## Buzzer
module Buzzer #(parameter isSim = 1,parameter isAHB = 0) (input wire clk,rst_n,
              output wire[31:0] BDMAC_RDATA,
              output wire       BDMAC_READYOUT,
              output wire[1:0]  BDMAC_RESP,
              input wire        BDMAC_SEL,
			  input wire        BDMAC_READY,
              input wire[31:0]  BDMAC_ADDR,
              input wire[1:0]   BDMAC_TRANS,
              input wire        BDMAC_WRITE,
              input wire[31:0]  BDMAC_WDATA,
              output wire[31:0] SBDMA_HADDR,
              output wire[1:0]  SBDMA_HTRANS,
              output wire       SBDMA_HWRITE,
              input wire[31:0]  SBDMA_HRDATA,
              input wire        SBDMA_HREADY,
              output wire[31:0] BBDMA_HADDR,
              output wire[1:0]  BBDMA_HTRANS,
              output wire       BBDMA_HWRITE,
              input wire[31:0]  BBDMA_HRDATA,
              input wire        BBDMA_HREADY,
              output wire PWM);
==> flow/config.mk <==
export PLATFORM = sky130hd
export DESIGN_NAME = Buzzer
export DESIGN_NICKNAME = Buzzer
export VERILOG_FILES = /design/flow/design.v
export SDC_FILE = /design/flow/constraint.sdc
export NUM_CORES = 4
export LEC_CHECK = 0
export ABC_AREA = 1
export CAP_MARGIN = 20
export CELL_PAD_IN_SITES_GLOBAL_PLACEMENT = 0
export CORE_MARGIN = 6
export CORE_UTILIZATION = 65
export CTS_CLUSTER_DIAMETER = 349
export CTS_CLUSTER_SIZE = 44
export GPL_TIMING_DRIVEN = 1
export HOLD_SLACK_MARGIN = 0.05
export MAX_ROUTING_LAYER = met4
export SETUP_SLACK_MARGIN = 0.39
export SLEW_MARGIN = 30
==> flow/constraint.sdc <==
create_clock -name core_clock -period 1.33 [get_ports {clk}]
set_input_delay 0.2660 -clock core_clock [delete_from_list [all_inputs] [get_ports {clk}]]
set_output_delay 0.2660 -clock core_clock [all_outputs]
set_load 0.01 [all_outputs]
run.sh (not shown) runs the stock make flow with config.mk's settings and CLKGATE_MAP_FILE=.
The starting point failed in clock tree synthesis on DPL-0038.
==> next run, changes <==
CORE_MARGIN = 2   (was 6)
CORE_UTILIZATION = 71   (was 65)
CTS_CLUSTER_DIAMETER = unset   (was 349)
CTS_CLUSTER_SIZE = 72   (was 44)
PLACE_DENSITY_LB_ADDON = 0.06   (was unset)
SETUP_SLACK_MARGIN = unset   (was 0.39)
SLEW_MARGIN = 15   (was 30)
clock period = 3.46 ns   (was 1.33 ns; I/O delays follow)
The new run went through all stages and came out clean. Synthesized area is unchanged. Die size is lower by 16%. Synthesized cell count is unchanged.

---

== job 8805 ==
Starting RTL as in the previous note.
make LEC_CHECK=0 CAP_MARGIN=0 CELL_PAD_IN_SITES_DETAIL_PLACEMENT=1 CELL_PAD_IN_SITES_GLOBAL_PLACEMENT=2 CORE_MARGIN=5 CORE_UTILIZATION=64 CTS_CLUSTER_SIZE=21 GPL_ROUTABILITY_DRIVEN=0 GPL_TIMING_DRIVEN=0 HOLD_SLACK_MARGIN=0.13 MAX_ROUTING_LAYER=met4 MIN_ROUTING_LAYER=met2 PLACE_DENSITY_LB_ADDON=0.25 SETUP_SLACK_MARGIN=2.54 SLEW_MARGIN=35 TNS_END_PERCENT=40 finish   # period 10.0 ns
Job 8805: it failed during 3_1_place_gp_skip_io, and the tool reported FLW-0024.
Here is what was changed in the inputs of job 3688 compared with job 8805.
Settings: a deleted CELL_PAD_IN_SITES_GLOBAL_PLACEMENT that had been 2; a deleted CELL_PAD_IN_SITES_DETAIL_PLACEMENT that had been 1; a deleted MIN_ROUTING_LAYER that had been met2; a change of CAP_MARGIN from 0 to 20; a deleted GPL_TIMING_DRIVEN that had been 0; a deleted TNS_END_PERCENT that had been 40; a deleted HOLD_SLACK_MARGIN that had been 0.13; a change of CORE_UTILIZATION from 64 to 58; a deleted PLACE_DENSITY_LB_ADDON that had been 0.25; a deleted MAX_ROUTING_LAYER that had been met4; a deleted GPL_ROUTABILITY_DRIVEN that had been 0; a change of CORE_MARGIN from 5 to 2; a change of SLEW_MARGIN from 35 to 20; a change of SETUP_SLACK_MARGIN from 2.54 to 1.25; a deleted CTS_CLUSTER_SIZE that had been 21; a change of the clock period (ns, I/O delays scaled along) from 10.0 to 6.61.
No stage failed in job 3688, and the final checks on the layout all came back clean.
Summary of job 3688 over job 8805: share of cell area taken by muxes after synthesis comparable; floorplan-stage core utilization went down; vertical die dimension went up by about 1.7%; horizontal die dimension +1.7%; post-synth tally of flip-flops with integrated enable held steady.
Area fraction in xor and xnor cells: job 3688 vs job 8805 identical
Reported for job 3688 and job 8805, synthesized cell count turned out identical to the last digit.
Job 3688: die area is about 3.3% higher than what job 8805 reported.
Diff job 3688..job 8805 | cell area after technology mapping | unchanged
### job 3688 -> job 7370
Settings: SETUP_SLACK_MARGIN removed (was 1.25); CORE_UTILIZATION changed from 58 to 40; the clock period (ns, I/O delays scaled along) changed from 6.61 to 4.76.
==> comparison <==
In job 7370, met3 track utilization from global routing is higher than in job 3688. Summary of job 7370 over job 3688: number of buffer and inverter stages on the critical path picked up an extra 2; number of clock-tree buffers in the layout moved down. Job 7370 vs job 3688, class of the worst hold path: input pin to asynchronous set/reset pin vs flip-flop to flip-flop. met3 layer wire length in the routed design of job 7370 exceeds that of job 3688 by more than a quarter. Job 7370 vs. job 3688: fraction of synthesized cell area in xor and xnor cells essentially unchanged; sequential power increased about 40%; worst hold-check slack decreased 130 ps. Compared to job 3688, job 7370 shows a narrower setup margin.
Input changes introduced in job 138 (baseline for comparison: job 7370):
Settings: SETUP_SLACK_MARGIN: unset -> 0.88; CORE_UTILIZATION: 40 -> 66; CTS_CLUSTER_SIZE: unset -> 42; the clock period (ns, I/O delays scaled along): 4.76 -> 2.96.
### Flow results
Of job 7370 and job 138, only job 138 never reached the final stage. Job 138: aborted in 5_1_grt (tool error). From job 138 to job 7370, I/O pin count did not move at all. Summary of job 138 over job 7370: number of buffers created by CTS down 4, portion of netlist area occupied by mux cells flat, post-synthesis compound-gate area fraction flat, starting density of the core up 27 points.
### job 138 -> job 1883
Settings: CTS_CLUSTER_SIZE: 42 -> 99; ABC_AREA: unset -> 1; PLACE_DENSITY: unset -> 0.43; SETUP_SLACK_MARGIN: 0.88 -> unset; CORE_UTILIZATION: 66 -> 67; the clock period (ns, I/O delays scaled along): 2.96 -> 3.04.
--- outcome ---
- Against job 138, job 1883 comes in 1 higher on count of hold buffers inserted by post-cts repair.
- The synthesized cell count in job 1883 is 1.3 times that in job 138.
- STATUS estimated wirelength of the detail-placed design: job 1883 loses against job 138
- Job 1883 completed end to end; final checks failed (negative setup slack).
- Delta (job 1883 minus job 138): die size lower, post-synthesis compound-gate area fraction lower.
- Job 138 has a lower Yosys chip area than job 1883.
- NOTE count of distinct cell types in the synthesized netlist job 138->job 1883 decreased by more than a quarter
- In job 1883, the core utilization before placement came out 0.92 points above the value in job 138.
- The basic-gate share of the synthesized area counting and, or, nand and nor cells reported for job 1883 is greater than that of job 138 by 9.2 points.
- Share of the yosys chip area belonging to registers for job 1883: 0.47 points down relative to job 138
- In job 1883 the number of placed instances, taps included turned out 662 higher than in job 138.
Here is what was changed in the inputs of job 7813 compared with job 1883.
Settings: PLACE_DENSITY removed (was 0.43); ABC_AREA removed (was 1); CTS_CLUSTER_SIZE removed (was 99); CORE_UTILIZATION changed from 67 to 59; the clock period (ns, I/O delays scaled along) changed from 3.04 to 4.76.
--- outcome ---
- No stage failed in job 7813, and the final checks on the layout all came back clean.
- On path depth of the worst reg2reg path: between job 7813 and job 1883, it ends up higher for job 1883.
- Yosys stat chip area: job 7813 < job 1883
- Cell with the biggest individual delay on the critical path = dfrtp_1: job 7813; cell with the biggest individual delay on the critical path = edfxtp_1: job 1883
- From job 1883 to job 7813 the numbers moved as follows: number of buffer and inverter instances along the worst setup path dropped 1; post-CTS setup-driven buffer insertion count dropped 2; sequential cell area share climbed 0.79 points; overall die area climbed 12%.
- Diff job 1883 -> job 7813 | critical path depth | decrease of 2
- Of job 7813 and job 1883, the run reporting the higher combinational-cell power consumption was job 1883.

---

Setup of P:
Starting RTL as in the previous note.
clock: 14.4 ns
lec_check: 0
cap_margin: 20
core_margin: 2
core_utilization: 17
slew_margin: 20
Edits applied to the flow inputs when going from P to Q:
- CORE_UTILIZATION now 68, was 17
- SETUP_SLACK_MARGIN now 1.25, previously not set
- CTS_CLUSTER_DIAMETER now 52, previously not set
- the clock period (ns, I/O delays scaled along) now 9.69, was 14.4
## What came out
- Diff P..Q | post-synthesis cell count from yosys | unchanged
- After detailed routing, P needs more wire than Q.
- Between P and Q, switching power share of the total decreased.
- Setup slack: Q less than P
- Higher end-of-flow core utilization among P and Q: Q
--- input diff Q..R ---
- SETUP_SLACK_MARGIN: 1.25 -> unset
- CTS_CLUSTER_DIAMETER: 52 -> unset
- CTS_CLUSTER_SIZE: unset -> 35
- HOLD_SLACK_MARGIN: unset -> -0.09
- the clock period (ns, I/O delays scaled along): 9.69 -> 2.81
--- outcome ---
- R did not make it past global routing, where a tool error ended it.
- ~same synthesized instance count in R and Q
- On number of placement rows, R tracks Q almost exactly.
- Comparing R and Q, the lower estimated wirelength of the detail-placed design was measured on Q.
- Min count of placed standard cells including taps across R and Q: Q
- Pre-CTS setup slack down 5.22 ns in R wrt Q
- Diff R..Q | total cells reported by yosys after synthesis | unchanged
- R — post-detailed-placement cell area about 9% higher, Q as reference
--- input diff R..S ---
- CORE_UTILIZATION now 66, was 68
- CTS_CLUSTER_SIZE now 68, was 35
- the clock period (ns, I/O delays scaled along) now 2.97, was 2.81
## What came out
The final report for S shows a completed flow and a layout that fails verification, specifically negative hold slack, negative setup slack. From R to S the numbers moved as follows: synthesized cell count essentially unchanged; post-CTS setup repair buffer count down 33; number of placed cells counting well taps shrank by 11. For the placeable core area, S came in about 3% higher than R did. R -> S: CTS buffer count increased by a few percent.
> inputs changed (S -> T)
- CORE_UTILIZATION now 40, was 66
- HOLD_SLACK_MARGIN no longer set, was -0.09
- CTS_CLUSTER_SIZE no longer set, was 68
- the clock period (ns, I/O delays scaled along) now 10.0, was 2.97
Notes after the runs:
T completed end to end with timing, DRC and antenna clean.
Diff S -> T: logic gate share of total power shows a reduction of 2.7 points, average wire length per cell after detail routing shows a reduction of 28%, buffer-and-inverter tally for the worst setup path shows a reduction of 2, global-route usage shows a reduction of 22 points.
Setup slack of the worst register-to-register path: higher on T
Sort T and S by total wire length after detailed routing desc -> top: S
T — sum of met2 wire segment lengths after detailed routing about 26% lower, S as reference
Die area for T: about 60% up relative to S
Run comparison: T type of the worst setup path reg -> out; S type of the worst setup path reg -> reg

---

Starting RTL as in the previous note.
==> flow/design.v (excerpt) <==
module Buzzer #(parameter isSim = 1,parameter isAHB = 0) (input wire clk,rst_n,
              output wire[31:0] BDMAC_RDATA,
              output wire       BDMAC_READYOUT,
              output wire[1:0]  BDMAC_RESP,
              input wire        BDMAC_SEL,
			  input wire        BDMAC_READY,
              input wire[31:0]  BDMAC_ADDR,
              input wire[1:0]   BDMAC_TRANS,
              input wire        BDMAC_WRITE,
              input wire[31:0]  BDMAC_WDATA,
              output wire[31:0] SBDMA_HADDR,
              output wire[1:0]  SBDMA_HTRANS,
              output wire       SBDMA_HWRITE,
              input wire[31:0]  SBDMA_HRDATA,
              input wire        SBDMA_HREADY,
              output wire[31:0] BBDMA_HADDR,
              output wire[1:0]  BBDMA_HTRANS,
              output wire       BBDMA_HWRITE,
              input wire[31:0]  BBDMA_HRDATA,
              input wire        BBDMA_HREADY,
              output wire PWM);
Settings: LEC_CHECK=0, ABC_AREA=1, CAP_MARGIN=20, CORE_MARGIN=2, CORE_UTILIZATION=72, CTS_CLUSTER_DIAMETER=380, CTS_CLUSTER_SIZE=99, PLACE_DENSITY=0.43, SETUP_SLACK_MARGIN=0.81, SLEW_MARGIN=20, TNS_END_PERCENT=5; clock period 2.78 ns.
The first run failed in 5_1_grt with ODB-0269.
Edit:
==> flow/config.mk (replaced) <==
export PLATFORM = sky130hd
export DESIGN_NAME = Buzzer
export DESIGN_NICKNAME = Buzzer
export VERILOG_FILES = /design/flow/design.v
export SDC_FILE = /design/flow/constraint.sdc
export NUM_CORES = 4
export LEC_CHECK = 0
export CAP_MARGIN = 20
export CORE_MARGIN = 2
export CORE_UTILIZATION = 20
export SLEW_MARGIN = 20
export TNS_END_PERCENT = 40
==> flow/constraint.sdc (replaced) <==
create_clock -name core_clock -period 10.0 [get_ports {clk}]
set_input_delay 2.0000 -clock core_clock [delete_from_list [all_inputs] [get_ports {clk}]]
set_output_delay 2.0000 -clock core_clock [all_outputs]
set_load 0.01 [all_outputs]
Effect: With this change the flow ran to the end with no violations; area after synthesis fell by 1.1%; die size rose to 3.5 times its value; synthesized cell count drops by 24%.
Edit:
--- a/flow/config.mk
+++ b/flow/config.mk
@@ -10 +10,2 @@
-export CORE_UTILIZATION = 20
+export CORE_UTILIZATION = 66
+export CTS_CLUSTER_SIZE = 42
@@ -12 +12,0 @@
-export TNS_END_PERCENT = 40
==> flow/constraint.sdc (replaced) <==
create_clock -name core_clock -period 3.3 [get_ports {clk}]
set_input_delay 0.6600 -clock core_clock [delete_from_list [all_inputs] [get_ports {clk}]]
set_output_delay 0.6600 -clock core_clock [all_outputs]
set_load 0.01 [all_outputs]
Outcome: The changed run reached the layout checks and failed them: setup timing. Total power grows to 3.0 times its value. Setup slack gets worse by 5.2 ns. Final area came out lower by 0.72%. Die size decreases by 69%. Routed wire length came out higher by 5.9%. Sequential cell count is unchanged. Count of clock-buffer cells in the layout went up by 2. First-iteration DRC count came out higher by 130%. Synthesized area is unchanged. Cell count decreases by 22%. Via count increases by 14%.
Edit:
--- a/flow/config.mk
+++ b/flow/config.mk
@@ -10,2 +10 @@
-export CORE_UTILIZATION = 66
-export CTS_CLUSTER_SIZE = 42
+export CORE_UTILIZATION = 56
==> flow/constraint.sdc (replaced) <==
create_clock -name core_clock -period 4.61 [get_ports {clk}]
set_input_delay 0.9220 -clock core_clock [delete_from_list [all_inputs] [get_ports {clk}]]
set_output_delay 0.9220 -clock core_clock [all_outputs]
set_load 0.01 [all_outputs]
After rerunning: This time the run went through all stages and came out clean; clock power fell by 28%; power went down by 30%; clock-buffer cell count stays the same; core utilization came out lower by 15 points.
Edit:
==> flow/constraint.sdc (replaced) <==
create_clock -name core_clock -period 4.42 [get_ports {clk}]
set_input_delay 0.8840 -clock core_clock [delete_from_list [all_inputs] [get_ports {clk}]]
set_output_delay 0.8840 -clock core_clock [all_outputs]
set_load 0.01 [all_outputs]
Effect:
- final area barely changes
- first-iteration DRC count rises by 11%
- clock power stays flat
- worst setup slack got worse by 0.098 ns
- cell count stays flat
- clock skew barely changes
- hold slack loses 0.038 ns
- fmax climbs by 2.5%
- area after synthesis stays the same

---

Setup of build 8:
Buzzer again, from the RTL that the note above started with.
clock: 3.46 ns
lec_check: 0
abc_area: 0
cap_margin: 20
cell_pad_in_sites_global_placement: 0
core_margin: 2
core_utilization: 71
cts_cluster_size: 72
gpl_timing_driven: 1
hold_slack_margin: 0.05
max_routing_layer: met4
place_density: 0.64
setup_slack_margin: 1.01
slew_margin: 15
Status: build 8 FAILED at global routing (5_1_grt) (tool error)
Modified inputs, build 39 compared to build 8
==> flow/config.mk <==
export PLATFORM = sky130hd
export DESIGN_NAME = Buzzer
export DESIGN_NICKNAME = Buzzer
export VERILOG_FILES = /design/flow/design.v
export SDC_FILE = /design/flow/constraint.sdc
export NUM_CORES = 4
export LEC_CHECK = 0
export CAP_MARGIN = 20
export CORE_MARGIN = 2
export CORE_UTILIZATION = 20
export CTS_CLUSTER_SIZE = 21
export MAX_ROUTING_LAYER = met4
export SLEW_MARGIN = 20
export TNS_END_PERCENT = 40
==> flow/constraint.sdc <==
create_clock -name core_clock -period 10.0 [get_ports {clk}]
set_input_delay 2.0000 -clock core_clock [delete_from_list [all_inputs] [get_ports {clk}]]
set_output_delay 2.0000 -clock core_clock [all_outputs]
set_load 0.01 [all_outputs]
## What came out
- Build 39 ended with every stage complete and zero timing, DRC or antenna violations.
- Build 8 did not finish; a tool error ended it in global routing (5_1_grt).
- Build 8 → build 39: chip width picked up an extra 86%; placeable core region picked up an extra 75000 um^2.
- From build 8 to build 39, number of enable flip-flop cells did not move at all.
- Number of placement rows: build 39 and build 8 compared, lower one is build 8
- Build 8 has a higher cell resize tally after clock tree synthesis than build 39.
- Looking only at global placement routability congestion, and setting everything else aside, the lower value of build 39 and build 8 goes to build 39.
[inputs] build 70 vs build 39
--- a/flow/config.mk
+++ b/flow/config.mk
@@ -8,7 +8,10 @@
 export CAP_MARGIN = 20
-export CORE_MARGIN = 2
-export CORE_UTILIZATION = 20
+export CORE_MARGIN = 5
+export CORE_UTILIZATION = 64
 export CTS_CLUSTER_SIZE = 21
+export GPL_ROUTABILITY_DRIVEN = 0
+export GPL_TIMING_DRIVEN = 0
 export MAX_ROUTING_LAYER = met4
-export SLEW_MARGIN = 20
+export SETUP_SLACK_MARGIN = 2.54
+export SLEW_MARGIN = 25
 export TNS_END_PERCENT = 40
==> comparison <==
First-iteration DRC count is lower on build 39
Changes observed in build 70 relative to build 39: total placed cells including tap cells dropped 21%, non-clock buffer count now sits higher.
The inputs of build 34 differ from those of build 70 as listed below.
==> flow/config.mk <==
export PLATFORM = sky130hd
export DESIGN_NAME = Buzzer
export DESIGN_NICKNAME = Buzzer
export VERILOG_FILES = /design/flow/design.v
export SDC_FILE = /design/flow/constraint.sdc
export NUM_CORES = 4
export LEC_CHECK = 0
export CAP_MARGIN = 20
export CORE_MARGIN = 2
export CORE_UTILIZATION = 61
export CTS_CLUSTER_DIAMETER = 239
export GPL_ROUTABILITY_DRIVEN = 0
export HOLD_SLACK_MARGIN = 0.3
export SLEW_MARGIN = 20
==> flow/constraint.sdc <==
create_clock -name core_clock -period 4.97 [get_ports {clk}]
set_input_delay 0.9940 -clock core_clock [delete_from_list [all_inputs] [get_ports {clk}]]
set_output_delay 0.9940 -clock core_clock [all_outputs]
set_load 0.01 [all_outputs]
==> results <==
[compare] base=build 70 new=build 34: critical path depth has increased, number of vias in the routed layout has decreased, full die area has decreased. Number of global-route vias before repair ends up lower on build 34. Between build 70 and build 34, the non-clock buffer count is lower for build 34. Build 34: all stages complete, timing, DRC and antenna checks passed. Post-route clock period utilization: build 34 vs build 70 up 29 points. Build 70 → build 34: area of combinational cells with multiple inputs stayed essentially flat; first-iteration DRC count down 353. Worst setup slack delta for build 34 relative to build 70: 3.63 ns lower. In build 34 relative to build 70, count of standard-cell rows had gone up by a few percent. Lower sequential share of layout area among build 70 and build 34: build 70.
Power figures rest on the tool's default switching activity, not on a simulated workload.
